Setup of run A:
==> flow/design.v (excerpt) <==
module mul_op #(parameter INPUTS = 2,
		parameter OUTPUTS = 1,
		parameter DATA_IN_SIZE = 32,
		parameter DATA_OUT_SIZE = 32)
		(
		input clk,
		input rst,
		input [INPUTS * (DATA_IN_SIZE)- 1 : 0]data_in_bus,
		input [INPUTS - 1 : 0]valid_in_bus,
		output [INPUTS - 1 : 0] ready_in_bus,
		output [OUTPUTS * (DATA_OUT_SIZE) - 1 : 0]data_out_bus,
		output [OUTPUTS - 1 : 0]valid_out_bus,
		input 	[OUTPUTS - 1 : 0] ready_out_bus
);
Size in the first run: ~1900 cells after synthesis, ~160 flip-flops, roughly 100 I/O pins, about 0.021 mm2 of cells after synthesis.
Settings: LEC_CHECK=0, CAP_MARGIN=0, CELL_PAD_IN_SITES_GLOBAL_PLACEMENT=0, CORE_ASPECT_RATIO=0.91, CORE_MARGIN=2, CORE_UTILIZATION=72, CTS_CLUSTER_DIAMETER=28, CTS_CLUSTER_SIZE=50, MIN_ROUTING_LAYER=met1, PLACE_DENSITY_LB_ADDON=0.0, SETUP_SLACK_MARGIN=1.94, SLEW_MARGIN=10, TNS_END_PERCENT=60; clock period 6.54 ns.
run.sh (not shown) runs the stock make flow with config.mk's settings and CLKGATE_MAP_FILE=.
In run A the implementation ran to completion but is not tape-out ready, as the final checks report setup timing.
The following lists how run B was set up differently from run A:
- CELL_PAD_IN_SITES_GLOBAL_PLACEMENT no longer set, was 0
- MIN_ROUTING_LAYER no longer set, was met1
- PLACE_DENSITY_LB_ADDON no longer set, was 0.0
- CAP_MARGIN now 20, was 0
- SETUP_SLACK_MARGIN no longer set, was 1.94
- SLEW_MARGIN now 20, was 10
- CTS_CLUSTER_DIAMETER no longer set, was 28
- CORE_ASPECT_RATIO no longer set, was 0.91
- TNS_END_PERCENT no longer set, was 60
- CORE_UTILIZATION now 57, was 72
- CTS_CLUSTER_SIZE no longer set, was 50
- the clock period (ns, I/O delays scaled along) now 7.52, was 6.54
## What came out
- Run B | status: complete | timing, DRC, antenna: pass
- On worst hold slack, run A and run B are neck and neck.
- Max fmax across run A and run B: run B
- The combinational share of cell area in run B was higher than what run A gave.
- Of run A and run B, the higher initial DRC count belongs to run A.
- Delta(design area, run B - run A) < 0
- From run B to run A, clock buffer count from CTS did not move at all.
- [run B vs run A] maximum number of pins on one net before global-route repair: higher in run B
- For the total met2 wirelength after detailed routing, run B came in 16% lower than run A did.
- | total routed wirelength | run B vs run A | better |
What run C does differently from run B at the input level:
- a change of CORE_UTILIZATION from 57 to 72
- an added CTS_CLUSTER_DIAMETER of 227
- a change of the clock period (ns, I/O delays scaled along) from 7.52 to 3.52
### Flow results
- The final report for run C shows a completed flow and a layout that fails verification, specifically setup timing.
- Of run C and run B, it is run C that has the lower data required time of the worst path.
- Relative to run B, upper clock frequency limit has increased by 0.0013 GHz in run C.
- [run C vs run B] routed wire length per instance: higher in run C
- Run C reports its highest routed metal layer as met5 while run B reports met4.
- Comparing run B and run C, the lower final critical path time including I/O delays and setup was measured on run C.
## Diff of input files: run D against run C
- SETUP_SLACK_MARGIN: unset -> 0.13
- ABC_AREA: unset -> 1
- CTS_CLUSTER_SIZE: unset -> 100
==> comparison <==
Seen in the log of run D: ODB-0269 during 5_1_grt, after which the run never completed.
Diff run C..run D | mux cell area share after synthesis | negligible
Lower post-place setup slack goes to run D over run C.
Run C → run D: synthesized netlist net count went up, synthesized cell count went up.
Going from run C to run D, detailed-placement wirelength estimate grows by 8.5%.
Against run C, horizontal die dimension in run D rose by a few percent.
Relative to run C, area fraction in xor and xnor cells has gone down in run D.
Taking run C as the reference, in run D number of hold-repair buffers added at the cts stage has remained practically unchanged, die area has increased.

Starting RTL as in the previous note.
==> flow/design.v (excerpt) <==
module mul_op #(parameter INPUTS = 2,
		parameter OUTPUTS = 1,
		parameter DATA_IN_SIZE = 32,
		parameter DATA_OUT_SIZE = 32)
		(
		input clk,
		input rst,
		input [INPUTS * (DATA_IN_SIZE)- 1 : 0]data_in_bus,
		input [INPUTS - 1 : 0]valid_in_bus,
		output [INPUTS - 1 : 0] ready_in_bus,
		output [OUTPUTS * (DATA_OUT_SIZE) - 1 : 0]data_out_bus,
		output [OUTPUTS - 1 : 0]valid_out_bus,
		input 	[OUTPUTS - 1 : 0] ready_out_bus
);
clock: 6.84 ns
lec_check: 0
cap_margin: 0
cell_pad_in_sites_global_placement: 0
core_aspect_ratio: 0.92
core_margin: 2
core_utilization: 72
cts_cluster_diameter: 28
cts_cluster_size: 33
min_routing_layer: met1
place_density: 0.67
setup_slack_margin: 1.94
slew_margin: 20
The starting point completed, yet does not pass: negative setup slack.
Edit:
CAP_MARGIN = 20   (was 0)
CELL_PAD_IN_SITES_GLOBAL_PLACEMENT = default   (was 0)
CORE_ASPECT_RATIO = default   (was 0.92)
CORE_UTILIZATION = 40   (was 72)
CTS_CLUSTER_DIAMETER = default   (was 28)
CTS_CLUSTER_SIZE = default   (was 33)
MIN_ROUTING_LAYER = default   (was met1)
PLACE_DENSITY = default   (was 0.67)
SETUP_SLACK_MARGIN = default   (was 1.94)
clock period = 8.0 ns   (was 6.84 ns; I/O delays follow)
Effect: With this change the flow went through all stages and came out clean; worst setup slack is better by 0.68 ns; final cell count rises by 6.8%; worst hold slack degrades by 0.0034 ns; global-route usage decreases by 17 points; clock skew went down by 0.010 ns; cell area goes down by 6.2%; synthesized area is unchanged; routed wire length shrinks by 13%.
Edit:
CAP_MARGIN = 35   (was 20)
CORE_UTILIZATION = 71   (was 40)
CTS_CLUSTER_DIAMETER = 307   (was default)
CTS_CLUSTER_SIZE = 100   (was default)
PLACE_DENSITY_LB_ADDON = 0.25   (was default)
TNS_END_PERCENT = 15   (was default)
Final cell count went down by 11%.
Global-route usage went up by 14 points.
Edit:
CAP_MARGIN = 25   (was 35)
CORE_MARGIN = 6   (was 2)
CORE_UTILIZATION = 66   (was 71)
CTS_CLUSTER_DIAMETER = default   (was 307)
CTS_CLUSTER_SIZE = default   (was 100)
HOLD_SLACK_MARGIN = 0.25   (was default)
MIN_ROUTING_LAYER = met1   (was default)
PLACE_DENSITY_LB_ADDON = default   (was 0.25)
TNS_END_PERCENT = 50   (was 15)
Effect: The new run produced a clean layout; non-clock buffer count shrinks by 4; critical path depth grows by 1; final cell count grows slightly; final area shrinks slightly; routed wire length grows slightly.
